==> sierra: inputs <==
==> flow/design.v <==
module keypad_encoder_4x4(input [7:0]data,output reg [3:0] encode_data);
  always @(data) begin
    case(data)
      8'h81: encode_data = 4'd0;
      8'h82: encode_data = 4'd1;
      8'h84: encode_data = 4'd2;
      8'h88: encode_data = 4'd3;
      8'h41: encode_data = 4'd4;
      8'h42: encode_data = 4'd5;
      8'h44: encode_data = 4'd6;
      8'h48: encode_data = 4'd7;
      8'h21: encode_data = 4'd8;
      8'h22: encode_data = 4'd9;
      8'h24: encode_data = 4'd10;
      8'h28: encode_data = 4'd11;
      8'h11: encode_data = 4'd12;
      8'h12: encode_data = 4'd13;
      8'h14: encode_data = 4'd14;
      8'h18: encode_data = 4'd15;
      default: encode_data = 4'd0;
  endcase
 end
endmodule
module keypad_scanner #(parameter rows_count=4, 
                        parameter cols_count=4)(input clk, rst, start, input [rows_count-1:0] rows, input ack, 
                                                output reg[cols_count-1:0] cols,output reg[cols_count+rows_count-1:0] data, output reg done);
  typedef enum {scan_rows, detect_row, wait_key_release} States_e;
  States_e state,nextState;
  always_ff @(posedge clk) begin: rst_clk_blk
    if(!rst) begin
      state <= scan_rows;
    end
    else
      state <= nextState;
  end:rst_clk_blk
  always_ff @(posedge clk) begin: Scanning
   if (!rst) begin 
      cols <= '0;
      cols[0] <= 1; 
   end
   else begin
   if(start == 1) begin:start_fsm
    case(state) 
      scan_rows: begin
                     if(rows == 0) begin
                       cols <= {cols[cols_count-2:0],cols[cols_count-1]}; 
                     end
      end
 endcase
   end
  end
  end:Scanning
  always_comb begin
     case(state) 
      scan_rows: begin 
                   data = '0;
                   done = 0;
                 end
      detect_row: begin 
                    if (ack == 0) begin data = {rows,cols};
                                        done = 1;
                                  end
                    else begin data = 0;
                               done = 0;
                  end
                end            
      wait_key_release: begin 
                   data = 0;
                   done = 0;
                 end  
      default: begin 
                   data = 0;
                   done = 0;
                 end  
    endcase
  end
  always_comb begin: state_change
   case(state) 
     scan_rows: begin
                 if(rows != 0 )
                      nextState = detect_row;
                 else
                      nextState = scan_rows;
     end
     detect_row: if(ack == 1) begin
                    nextState = wait_key_release;
                 end
                 else nextState = detect_row;
     wait_key_release: if(rows != 0) nextState = wait_key_release;
                       else          nextState = scan_rows;
     default: nextState = scan_rows;
   endcase
  end:state_change
endmodule
module keypad_controller #(parameter cols_count=4,parameter rows_count=4)(
                           input clk, rst, enable, ack,
                           output [cols_count-1:0] cols,
                           input [rows_count-1:0]rows,
                           output reg [3:0] encode_data,
                           output reg done);
  wire [cols_count+rows_count-1:0] data;
  keypad_scanner kpad_scanner(.clk(clk), .rst(rst), .start(enable), .rows(rows),.cols(cols),.data(data),.ack(ack),.done(done));
  keypad_encoder_4x4 kpad_encode(.data(data),.encode_data(encode_data));
endmodule
module alu #(parameter BCDdigits=2)(           input [3:0]operator,
					       input bit op1_sign,
					       input bit op2_sign,
                                               input [BCDdigits*4-1:0] operand1,operand2,
                                               output reg [BCDdigits*4*2-1:0]result,
                                               output reg sign);
  parameter plus     = 4'd10;
  parameter subtract = 4'd11;
  parameter mul      = 4'd12;
  parameter div      = 4'd13;
  always_comb begin
     sign = 0;
     case(operator) 
        plus: begin
             if(op1_sign == 0 && op2_sign == 0) begin
	     result =  operand1 + operand2;
             sign = 0;
	     end
	     else if(op1_sign == 0 && op2_sign == 1) begin
	     result =  operand1 - operand2;
             sign = 0;
	     end
	     else if(op1_sign == 1 && op2_sign == 0) begin
	       if (operand1 < operand2) begin
	         result =  operand2 - operand1;
                 sign = 0;
	       end
	       else begin
	         result = operand1 - operand2;
	         sign = 1;
	       end
	       end
	     else begin
	     result =  operand1 + operand2;
             sign = 1;
	     end
            end
        subtract: begin
             if(op1_sign == 0 && op2_sign == 0) begin
	      if (operand1 < operand2) begin
               result = operand2 - operand1;
               sign = 1;
             end
             else begin
               result = operand1 - operand2;
               sign = 0;
             end
             end
            else if(op1_sign == 1 && op2_sign == 1) begin
	      if (operand1 < operand2) begin
               result = operand2 - operand1;
               sign = 0;
             end
             else begin
               result = operand1 - operand2;
               sign = 1;
             end
             end
            else if(op1_sign == 0 && op2_sign == 1) begin
	       result = operand1 + operand2;
               sign = 0;
            end
            else begin
	       result = operand1 + operand2;
               sign = 1;
             end
            end
        mul: begin
             if(op1_sign == 0 && op2_sign == 0) begin
	      result =  operand1 * operand2;
              sign = 0;
	     end
	     else if(op1_sign == 0 && op2_sign == 1) begin
	     result =  operand1 * operand2;
             sign = 1;
	     end
	     else if(op1_sign == 1 && op2_sign == 0) begin
	     result =  operand1 * operand2;
             sign = 1;
	     end
	     else begin
	     result =  operand1 * operand2;
             sign = 0;
	     end
            end
        div: begin
               if(operand2 == 0) result = 0;      
               else  begin
             if(op1_sign == 0 && op2_sign == 0) begin
	      result =  operand1 / operand2;
              sign = 0;
	     end
	     else if(op1_sign == 0 && op2_sign == 1) begin
	     result =  operand1 / operand2;
             sign = 1;
	     end
	     else if(op1_sign == 1 && op2_sign == 0) begin
	     result =  operand1 / operand2;
             sign = 1;
	     end
	     else begin
	     result =  operand1 / operand2;
             sign = 0;
	     end
	       end
            end
        default: begin 
	          result = 0;
		  sign = 0;
		 end
      endcase
  end
endmodule
module BCD2binary #(parameter BCDdigits = 4)(input [BCDdigits*4-1:0] bcd,
                                             output reg [BCDdigits*4-1:0] binary);
 always @(bcd)begin
    binary = bcd[15:12]* 10'd1000 + bcd[11:8] * 8'd100 +bcd[7:4] * 8'd10 + bcd[3:0]; 
 end
endmodule
module binary2BCD(input [15:0] binary,
                  output reg [15:0] bcd);
  reg[3:0] digit1,digit2,digit3,digit4;
  integer counter;
  always @(binary) begin
      digit1 = 0;
      digit2 = 0;
      digit3 = 0;
      digit4 = 0;
      counter = 0;
   if(binary <= 16'h270f) begin   
    for (counter = 15; counter >= 0; counter = counter - 1) begin
      if(digit2 >= 5)  digit2 = digit2 + 3;
      if(digit3 >= 5)  digit3 = digit3 + 3;
      if(digit4 >= 5)  digit4 = digit4 + 3;
      digit1 = digit1 << 1;
      digit1[0] = digit2[3];
      digit2 = digit2 << 1;
      digit2[0] = digit3[3];
      digit3 = digit3 << 1;
      digit3[0] = digit4[3];
      digit4 = digit4 << 1;
      digit4[0] = binary[counter];  
    end
   bcd = {digit1,digit2,digit3,digit4};
  end
  else begin
    bcd = {4'h0,4'ha,4'hb,4'hb};
  end
  end
endmodule
`timescale 1 ns / 1 ns
module control_logic #(parameter BCDdigits=2)(input [3:0] data,
                                            input clk, rst, done,
                                            output reg ack,
                                            output reg [BCDdigits*4*2-1:0] display,
                                            output reg sign);
  typedef enum {start, receiveBCDdigits_set1, receiveOperation, receiveBCDdigits_set2, compute_and_continue, ack_BCDdigits_set1, ack_BCDdigits_set2, ack_operation} States_e;
  States_e state,nextState;
  reg [BCDdigits*4-1:0] operand1,operand2;
  reg [3:0] operator;
  reg op1_sign;
  wire [BCDdigits*4*2-1:0] op_bin1,op_bin2;
  wire [BCDdigits*4*2-1:0] op;
  wire op2_sign,alu_sign;
  reg [15:0] alu_op1,alu_op2;    
  reg [31:0] alu_result;
  reg [15:0] condt_result;
  assign condt_result = (alu_result > 32'd9999) ? '1:alu_result[15:0];
  assign op2_sign = '0;
  alu#(.BCDdigits(4)) alu(.operator(operator),.operand1(op_bin1),.operand2(op_bin2),.result(alu_result),.sign(alu_sign),.op1_sign(op1_sign),.op2_sign(op2_sign));  
  BCD2binary bb1(.bcd(alu_op1),.binary(op_bin1));
  BCD2binary bb2(.bcd(alu_op2),.binary(op_bin2));
  binary2BCD b2b(.binary(condt_result),.bcd(op));
  always_ff @(posedge clk) begin: rst_clk_blk
    if(!rst) begin
     state <= start;
    end
    else
      state <= nextState;
  end:rst_clk_blk
 always @(posedge clk) begin:fsm_logic
      case(state)
        start:   begin  ack <= '0;
                   operand1 <= '0;
                   operand2 <= '0;
                   operator <= '0;
                   alu_op1  <= '0;
                   alu_op2  <= '0; 
                   op1_sign <= '0;
                 end
        receiveBCDdigits_set1: begin 
                            ack <= 1;
                            if(data <= 4'd9) begin   
                              operand1 <= {operand1[BCDdigits*4-4-1:0],data};   
                            end
                            sign <= 0;
                           end
        ack_BCDdigits_set1: 
                            begin 
                               ack <= 0;
                               alu_op1 <= operand1;
                               display <= operand1;
                            end
        receiveOperation: begin
                           ack <= 1;
                           operator <= data[3:0];   
                          end
        ack_operation: 
                       begin 
                          ack <= 0;
                       end
        receiveBCDdigits_set2: begin 
                           ack <= 1;
                             operand2 <= {operand2[BCDdigits*4-4-1:0],data};   
                           sign <= 0;
                         end
        ack_BCDdigits_set2: 
                            begin
                              ack <= 0;
			      sign <= 0;
                              display <= operand2;
                              alu_op2 <= operand2;
                            end
        compute_and_continue: begin 
                         ack <= 1;
                         if(data >=4'd9) begin   
                           if(op != 16'habb) alu_op1 <= op;
                           else alu_op1 <= 0;
                           op1_sign <= alu_sign;
                           operand2 <= '0;
                           alu_op2 <= '0;
                           operator <= data[3:0];
                           display <= op; 
			   sign <= alu_sign;
                         end
                   end
        endcase
  end:fsm_logic
  always_comb begin: always_comb_nextstate
    case(state)
         start:           if(done == 1) nextState = receiveBCDdigits_set1;
                          else nextState = start;
        receiveBCDdigits_set1: 
                          if (done == 1) nextState = ack_BCDdigits_set1;
                          else nextState = receiveBCDdigits_set1;
        ack_BCDdigits_set1: 
                         if(done == 1 && data <= 4'd9) 
                           nextState = receiveBCDdigits_set1;
                         else if (done == 1 && data <=4'd13) 
                           nextState = receiveOperation;
                         else if(done ==1)
                           nextState = start;
                         else nextState = ack_BCDdigits_set1;
        receiveOperation:
                          if(done == 1) nextState = ack_operation;
                          else nextState = receiveOperation;
        ack_operation: 
                     if(done==1)
                       nextState = receiveBCDdigits_set2;
                     else nextState = ack_operation;
        receiveBCDdigits_set2:
                          if (done == 1) nextState = ack_BCDdigits_set2;
                          else nextState = receiveBCDdigits_set2;
        ack_BCDdigits_set2:
                         if(done == 1 && data <= 4'd9) 
                           nextState = receiveBCDdigits_set2;
                         else if (done == 1 && data <= 4'd14) 
                           nextState = compute_and_continue;
                         else if(done ==1)
                           nextState = start;
                         else nextState = ack_BCDdigits_set2;
        compute_and_continue: if (data <= 4'd13)
                           nextState = ack_operation;
                         else if (done == 1)
                           nextState = start;
                         else nextState = compute_and_continue;
        default : nextState = start;       
        endcase
  end: always_comb_nextstate
endmodule
module BCD2seg7 (input [3:0] bcd,
                 output reg [7:0]leds);
	always @(bcd)
		case (bcd)      
			4'h0: leds = 8'b0111_1110;
	   		4'h1: leds = 8'b0011_0000;
			4'h2: leds = 8'b0110_1101;
			4'h3: leds = 8'b0111_1001;
			4'h4: leds = 8'b0011_0011;
			4'h5: leds = 8'b0101_1011;
			4'h6: leds = 8'b0101_1111;
			4'h7: leds = 8'b0111_0000;
			4'h8: leds = 8'b0111_1111;
			4'h9: leds = 8'b0111_1011;
			4'ha: leds = 8'b0100_1111;   
			4'hb: leds = 8'b0000_0101;   
			default: leds = 8'b0000_0000;
		endcase
endmodule
module display #(parameter BCDdigits = 2)(input [BCDdigits*4*2-1:0] display_data,
                                          output wire [7:0]seven_seg_data1,seven_seg_data2,seven_seg_data3,seven_seg_data4);
 BCD2seg7 disp1(.bcd(display_data[15:12]),.leds(seven_seg_data1));
 BCD2seg7 disp2(.bcd(display_data[11:8]),.leds(seven_seg_data2));
 BCD2seg7 disp3(.bcd(display_data[7:4]),.leds(seven_seg_data3));
 BCD2seg7 disp4(.bcd(display_data[3:0]),.leds(seven_seg_data4));
endmodule
`timescale 1 ns / 1 ns
module calculator #(parameter BCDdigits = 2,parameter cols_count=4,parameter rows_count=4)(
                                                                                          input clk,rst,start,
                                                                                          output [cols_count-1:0] cols,
                                                                                          input [rows_count-1:0] rows,
                                                                                          output reg [7:0] digit1,digit2,digit3,digit4,
                                                                                          output reg sign);
  wire [BCDdigits*4*2-1:0] display;
  wire [3:0]encode_data;
  wire done,ack;
  keypad_controller kpad_controller(.clk(clk), .rst(rst), .enable(start), .ack(ack),.cols(cols),.rows(rows),.encode_data(encode_data),.done(done));
  control_logic control_logic(.data(encode_data), .clk(clk), .rst(rst), .done(done), .ack(ack), .display(display),.sign(sign));
  display disp(.display_data(display[15:0]),.seven_seg_data1(digit1),.seven_seg_data2(digit2),.seven_seg_data3(digit3),.seven_seg_data4(digit4));
 endmodule
==> flow/run.sh <==
#!/bin/bash
# the make line also repeats each setting of config.mk as NAME=value (left out here)
make -C /OpenROAD-flow-scripts/flow DESIGN_CONFIG=/design/flow/config.mk WORK_HOME=/design/flow/orfs CLKGATE_MAP_FILE= finish
==> flow/config.mk <==
export PLATFORM = sky130hd
export DESIGN_NAME = calculator
export DESIGN_NICKNAME = calculator
export VERILOG_FILES = /design/flow/design.v
export SDC_FILE = /design/flow/constraint.sdc
export NUM_CORES = 4
export LEC_CHECK = 0
export ABC_AREA = 1
export CAP_MARGIN = 5
export CORE_MARGIN = 2
export CORE_UTILIZATION = 72
export CTS_CLUSTER_DIAMETER = 41
export CTS_CLUSTER_SIZE = 85
export PLACE_DENSITY_LB_ADDON = 0.21
export SLEW_MARGIN = 20
==> flow/constraint.sdc <==
create_clock -name core_clock -period 57.1 [get_ports {clk}]
set_input_delay 11.4200 -clock core_clock [delete_from_list [all_inputs] [get_ports {clk}]]
set_output_delay 11.4200 -clock core_clock [all_outputs]
set_load 0.01 [all_outputs]
==> amber: changes against sierra <==
==> flow/config.mk (replaced) <==
export PLATFORM = sky130hd
export DESIGN_NAME = calculator
export DESIGN_NICKNAME = calculator
export VERILOG_FILES = /design/flow/design.v
export SDC_FILE = /design/flow/constraint.sdc
export NUM_CORES = 4
export LEC_CHECK = 0
export ABC_AREA = 1
export CAP_MARGIN = 20
export CORE_MARGIN = 2
export CORE_UTILIZATION = 68
export CTS_CLUSTER_SIZE = 99
export PLACE_DENSITY = 0.4
export SLEW_MARGIN = 20
export TNS_END_PERCENT = 5
==> flow/constraint.sdc (replaced) <==
create_clock -name core_clock -period 46.5 [get_ports {clk}]
set_input_delay 9.3000 -clock core_clock [delete_from_list [all_inputs] [get_ports {clk}]]
set_output_delay 9.3000 -clock core_clock [all_outputs]
set_load 0.01 [all_outputs]
==> impl_metrics.env <==
# source this file to load flow results
export IMPL_run_status="stopped before the end"
export IMPL_flow_stopped_at="global routing (5_1_grt)"
export IMPL_flow_first_error="[ERROR GRT-0232] Routing congestion too high. Check the congestion heatmap in the GUI."
export IMPL_cts_repair_resize_count=44
export IMPL_htree_num_levels=3
export IMPL_cts_buffers_inserted=9
export IMPL_groute_layer_met3_usage_pct=43.52
export IMPL_die_area_um2=60370
export IMPL_dieHeight_um=245.7
export IMPL_clock_sinks=106
That was sierra.
==> impl_metrics.env <==
# source this file to load flow results
export IMPL_run_status="stopped before the end"
export IMPL_flow_stopped_at="clock tree synthesis (4_1_cts)"
export IMPL_flow_first_error="[ERROR DPL-0038] Utilization greater than 100%, impossible to legalize"
export IMPL_postSynthAreaPerCell_um2=6.575
export IMPL_floorplanUtilization_pct=68.41
export IMPL_synth_lib_cells_used_distinct=97
export IMPL_die_area_um2=63860
export IMPL_dieHeight_um=252.7
That was amber.
